== run A ==
// TopLevelPipe
module TopLevelPipe(input clk, rst,
	output [31:0] imem_addr, input [31:0] imem_rdata,
	output [31:0] dmem_addr, output [31:0] dmem_wdata, output dmem_we, input [31:0] dmem_rdata);
Size in the first run: about 5300 cells after synthesis, about 160 I/O pins, ~74000 um^2 of cells after synthesis.
export LEC_CHECK = 0
export CAP_MARGIN = 0
export CORE_MARGIN = 2
export CORE_UTILIZATION = 70
export CTS_CLUSTER_SIZE = 25
export SLEW_MARGIN = 20
create_clock -name core_clock -period 6.3 [get_ports {clk}]
run.sh (not shown) runs the stock make flow with config.mk's settings and CLKGATE_MAP_FILE=.
Status(run A) = ERROR, stage = global routing
[inputs] run B vs run A
Settings: CORE_UTILIZATION changed from 70 to 40; CORE_ASPECT_RATIO newly set to 1.05; PLACE_DENSITY newly set to 0.74; CAP_MARGIN changed from 0 to 20; CTS_CLUSTER_SIZE removed (was 25); CELL_PAD_IN_SITES_GLOBAL_PLACEMENT newly set to 2; the clock period (ns, I/O delays scaled along) changed from 6.3 to 10.0.
### Flow results
Summary: with run A as the reference, placed cell area in run B moved down by a few percent.
Run B: all stages complete, timing, DRC and antenna checks passed
Comparing run B against run A, there is no change at all in area of the mapped netlist.
Taking run A as the reference, in run B total CTS buffers grew by 17, post-cts hold-fix buffer tally held steady, die size grew by about 70%, number of different library cells in the post-synthesis netlist held steady.
Number of core rows of run B exceeds that of run A by more than a quarter.
Run B vs run A: number of placed instances with taps included up by a little under 10%
Measured against each other, run A and run B differ in die extent in y, the lower figure coming from run A.
The inputs of run C differ from those of run B as listed below.
Settings: CORE_ASPECT_RATIO: 1.05 -> unset; CELL_PAD_IN_SITES_GLOBAL_PLACEMENT: 2 -> unset; PLACE_DENSITY: 0.74 -> unset; the clock period (ns, I/O delays scaled along): 10.0 -> 11.4.
## What came out
On final cell count, run B and run C are basically level. Run B → run C: non-clock buffer count -10, chip area from the yosys synthesis statistics ~0 delta. In the flow results for run B and run C, the antenna diode count is smaller on run C. Die height (lower): run C. When run C is measured against run B, its half-perimeter wire length of the detailed placement result turns out 8200 um lower. Run C vs. run B: core utilization before placement held; detailed-route wire length fell by about 4%; sequential share of layout area now larger.

Setup of job 2095:
TopLevelPipe again, from the RTL that the note above started with.
make LEC_CHECK=0 CAP_MARGIN=20 CORE_MARGIN=2 CORE_UTILIZATION=61 CTS_CLUSTER_DIAMETER=229 MAX_ROUTING_LAYER=met4 MIN_ROUTING_LAYER=met1 SETUP_SLACK_MARGIN=1.89 SLEW_MARGIN=20 finish   # period 6.43 ns
In job 2095 the implementation ran to completion but is not tape-out ready, as the final checks report negative setup slack.
Input changes introduced in job 2793 (baseline for comparison: job 2095):
==> flow/config.mk <==
export PLATFORM = sky130hd
export DESIGN_NAME = TopLevelPipe
export DESIGN_NICKNAME = TopLevelPipe
export VERILOG_FILES = /design/flow/design.v
export SDC_FILE = /design/flow/constraint.sdc
export NUM_CORES = 4
export LEC_CHECK = 0
export CAP_MARGIN = 20
export CELL_PAD_IN_SITES_GLOBAL_PLACEMENT = 2
export CORE_ASPECT_RATIO = 1.05
export CORE_MARGIN = 2
export CORE_UTILIZATION = 58
export CTS_CLUSTER_SIZE = 12
export PLACE_DENSITY = 0.89
export SETUP_SLACK_MARGIN = 0.68
export SLEW_MARGIN = 20
==> flow/constraint.sdc <==
create_clock -name core_clock -period 9.01 [get_ports {clk}]
set_input_delay 1.8020 -clock core_clock [delete_from_list [all_inputs] [get_ports {clk}]]
set_output_delay 1.8020 -clock core_clock [all_outputs]
set_load 0.01 [all_outputs]
--- outcome ---
- Job 2095 and job 2793: one clean run, job 2793; the rest did not finish clean.
- From the logs: job 2095 reached the end of the flow and failed the layout checks with negative setup slack.
- Wire length per cell, job 2793 vs job 2095: up slightly
- Status: total number of sequential cells parity (job 2095, job 2793)
- Compared with job 2095, in job 2793 count of clock-buffer cells in the layout grew by 20; sequential share of layout area shows an increase of 3.6 points; maximum clock path buffer count saw little to no change; post-synthesis share of cell area spent on and, or, nand and nor gates ~0 delta; number of tap cells added at floorplan moved up.
- Delta (job 2793 minus job 2095): post-route clock period utilization lost 14 points; minimum setup slack in the final design went up by 1.16 ns; proportion of cell area occupied by multi-input gates rose by 0.92 points; wire length of the first global-routing pass now smaller.
> inputs changed (job 2793 -> job 5496)
==> flow/config.mk <==
export PLATFORM = sky130hd
export DESIGN_NAME = TopLevelPipe
export DESIGN_NICKNAME = TopLevelPipe
export VERILOG_FILES = /design/flow/design.v
export SDC_FILE = /design/flow/constraint.sdc
export NUM_CORES = 4
export LEC_CHECK = 0
export CAP_MARGIN = 20
export CORE_MARGIN = 10
export CORE_UTILIZATION = 40
export CTS_CLUSTER_DIAMETER = 146
export GPL_ROUTABILITY_DRIVEN = 0
export GPL_TIMING_DRIVEN = 0
export SLEW_MARGIN = 20
export TNS_END_PERCENT = 80
==> flow/constraint.sdc <==
create_clock -name core_clock -period 10.0 [get_ports {clk}]
set_input_delay 2.0000 -clock core_clock [delete_from_list [all_inputs] [get_ports {clk}]]
set_output_delay 2.0000 -clock core_clock [all_outputs]
set_load 0.01 [all_outputs]
- Complete run, failing final checks: job 5496, reason negative setup slack.
- Ratio of final minimum period to clock period up 11 points in job 5496 wrt job 2793
- Cell area for job 5496: 4.1% up relative to job 2793
- Sequential cell area: job 2793 vs job 5496 — no meaningful difference
- Lower met3 layer wire length in the routed design goes to job 2793 over job 5496.

Starting RTL as in the previous note.
clock: 5.85 ns
lec_check: 0
cap_margin: 20
core_margin: 2
core_utilization: 70
cts_cluster_size: 14
setup_slack_margin: -0.36
slew_margin: 5
The baseline died in 5_1_grt (ODB-0269).
Next try:
- CORE_UTILIZATION: 70 -> 71
- CTS_CLUSTER_SIZE: 14 -> 25
- PLACE_DENSITY: default -> 0.67
- SETUP_SLACK_MARGIN: -0.36 -> default
- SLEW_MARGIN: 5 -> 20
- clock period: 5.85 -> 6.3 ns (I/O delays scaled with it)
After rerunning:
- The changed run died in 5_1_grt
- die area goes down by 1.4%
- synthesized cell count stays the same
- synthesized area is unchanged
